Design TM_ALU, start of the top module:
module TM_ALU (
    input  wire        clk,
    input  wire        reset,
    input  wire [7:0]  AvgTxLen,
    input  wire [7:0]  InstExed,
    input  wire [7:0]  CurTxLen,
    output wire [7:0]  AvgTxLen_new,
    output wire [7:0]  InstExed_new
);
==> flow/config.mk <==
export PLATFORM = sky130hd
export DESIGN_NAME = TM_ALU
export DESIGN_NICKNAME = TM_ALU
export VERILOG_FILES = /design/flow/design.v
export SDC_FILE = /design/flow/constraint.sdc
export NUM_CORES = 4
export LEC_CHECK = 0
export ABC_AREA = 1
export CAP_MARGIN = 5
export CORE_MARGIN = 2
export CORE_UTILIZATION = 40
export CTS_CLUSTER_DIAMETER = 346
export CTS_CLUSTER_SIZE = 49
export HOLD_SLACK_MARGIN = -0.09
export PLACE_DENSITY_LB_ADDON = 0.01
export SLEW_MARGIN = 20
export TNS_END_PERCENT = 35
==> flow/constraint.sdc <==
create_clock -name core_clock -period 30.0 [get_ports {clk}]
set_input_delay 6.0000 -clock core_clock [delete_from_list [all_inputs] [get_ports {clk}]]
set_output_delay 6.0000 -clock core_clock [all_outputs]
set_load 0.01 [all_outputs]
run.sh (not shown) runs the stock make flow with config.mk's settings and CLKGATE_MAP_FILE=.
The baseline ran to the end with no violations.
Rerun with:
ABC_AREA = default   (was 1)
CAP_MARGIN = 20   (was 5)
CTS_CLUSTER_DIAMETER = default   (was 346)
CTS_CLUSTER_SIZE = default   (was 49)
HOLD_SLACK_MARGIN = default   (was -0.09)
PLACE_DENSITY_LB_ADDON = default   (was 0.01)
TNS_END_PERCENT = default   (was 35)
clock period = 29.0 ns   (was 30.0 ns; I/O delays follow)
After rerunning:
- die area is lower by about 2.7%
- hold slack is better by 0.0033 ns
- cell area increases by about 4.4%
Rerun with:
ABC_AREA = 1   (was default)
CORE_UTILIZATION = 72   (was 40)
PLACE_DENSITY = 0.4   (was default)
SETUP_SLACK_MARGIN = -1.36   (was default)
clock period = 27.6 ns   (was 29.0 ns; I/O delays follow)
What happened: Setup slack degrades by 0.57 ns; synthesized area rises by 2.8%; sequential cell count does not change; routed wire length shrinks by 14%; register-to-register slack degrades by 0.57 ns; via count rises by 5.7%.
Rerun with:
CTS_CLUSTER_SIZE = 75   (was default)
PLACE_DENSITY = default   (was 0.4)
SETUP_SLACK_MARGIN = 3.74   (was -1.36)
clock period = 14.3 ns   (was 27.6 ns; I/O delays follow)
=> The new run failed in 4_1_cts (DPL-0038); area after synthesis stays the same; die size does not change; synthesized cell count does not change.
Rerun with:
CTS_CLUSTER_DIAMETER = 237   (was default)
CTS_CLUSTER_SIZE = default   (was 75)
PLACE_DENSITY = 0.65   (was default)
SETUP_SLACK_MARGIN = -2.0   (was 3.74)
clock period = 23.6 ns   (was 14.3 ns; I/O delays follow)
The changed run aborted during 4_1_cts with DPL-0038.
Synthesized cell count stays the same.
Die size is unchanged.
Synthesized area does not change.

---

Setup of red:
Starting RTL as in the previous note.
Settings: LEC_CHECK=0, CAP_MARGIN=25, CELL_PAD_IN_SITES_GLOBAL_PLACEMENT=1, CORE_ASPECT_RATIO=0.86, CORE_MARGIN=2, CORE_UTILIZATION=48, CTS_CLUSTER_DIAMETER=164, CTS_CLUSTER_SIZE=49, GPL_ROUTABILITY_DRIVEN=1, HOLD_SLACK_MARGIN=0.01, PLACE_DENSITY_LB_ADDON=0.09, SETUP_SLACK_MARGIN=4.31, SLEW_MARGIN=30, TNS_END_PERCENT=95; clock period 17.3 ns.
In red the implementation completed, yet the final layout does not meet the checks, the culprit being negative setup slack.
Inputs modified between red and blue:
Settings: CORE_UTILIZATION now 72, was 48; CTS_CLUSTER_DIAMETER no longer set, was 164; CORE_ASPECT_RATIO no longer set, was 0.86; CAP_MARGIN now 20, was 25; PLACE_DENSITY_LB_ADDON no longer set, was 0.09; SETUP_SLACK_MARGIN no longer set, was 4.31; CTS_CLUSTER_SIZE no longer set, was 49; TNS_END_PERCENT no longer set, was 95; ABC_AREA now 1, previously not set; HOLD_SLACK_MARGIN no longer set, was 0.01; GPL_ROUTABILITY_DRIVEN no longer set, was 1; SLEW_MARGIN now 20, was 30; CELL_PAD_IN_SITES_GLOBAL_PLACEMENT no longer set, was 1; the clock period (ns, I/O delays scaled along) now 43.8, was 17.3.
### Flow results
- Of red and blue, just one finished clean: blue.
- Between blue and red, post-layout period usage of the worst path is higher for red, blue comes in under that.
- blue vs. red: post-synthesis mux area share went down by 4.6 points.
- Maximum clock skew at final layout delta (blue -> red): insignificant
- Worst hold-check slack for blue: 0.012 ns up relative to red
- blue: multi-input combinational cell count about 11% above red
- Relative to red, worst setup slack has gone up in blue.
- The higher tap cell count came out of red.
- Summary — wire length reported by the detailed router, blue relative to red: lower, by about 35%.
- Of blue and red, red shows the lower share of cell area taken by multi-input logic gates, with blue above it.
- Diff blue and red: relative area change from synthesis to final layout higher in red
Edits applied to the flow inputs when going from blue to green:
Settings: ABC_AREA removed (was 1); CORE_UTILIZATION changed from 72 to 40; the clock period (ns, I/O delays scaled along) changed from 43.8 to 30.0.
--- outcome ---
- blue -> green: yosys-reported design area after synthesis decreased by a few percent
- Cell with the biggest individual delay on the critical path = o2111a_1: blue; cell with the biggest individual delay on the critical path = or4_4: green
- Lower worst-margin pin slew among blue and green: blue
- Compared with blue, in green routed wire length climbed about 24%; number of filler instances in the final layout higher.
- Of blue and green, the higher row count belongs to green.
> inputs changed (green -> orange)
Settings: a change of CORE_UTILIZATION from 40 to 17; a change of the clock period (ns, I/O delays scaled along) from 30.0 to 29.0.
Across green and orange, the outcome is the same: a clean finish for every run. Between orange and green, row count is lower for green, orange comes in above that. Summary of orange over green: worst hold slack has remained practically unchanged, core footprint has increased, later-pin clock latency in the skew report has remained practically unchanged, final instance count without filler cells has increased, post-synthesis area per instance has remained practically unchanged. [orange] shortest period the worst path allows fell 0.43 ns relative to green.
## Diff of input files: purple against orange
Settings: CORE_UTILIZATION: 17 -> 70; ABC_AREA: unset -> 1; the clock period (ns, I/O delays scaled along): 29.0 -> 14.3.
Notes after the runs:
In the summary table, purple is marked failed, with error DPL-0038 raised in clock tree synthesis. Relative to orange, the floorplan die height of purple is lower by 120 um. purple reports its dominant combinational cell family by area after synthesis as simple AND/OR/NAND/NOR gates while orange reports adder cells. Taking orange as the reference, in purple final weighted congestion in routability-driven placement saw an increase, synthesized chip area reported by yosys higher, total die area shows a reduction of about 70%, sequential area share after synthesis down 0.43 points.
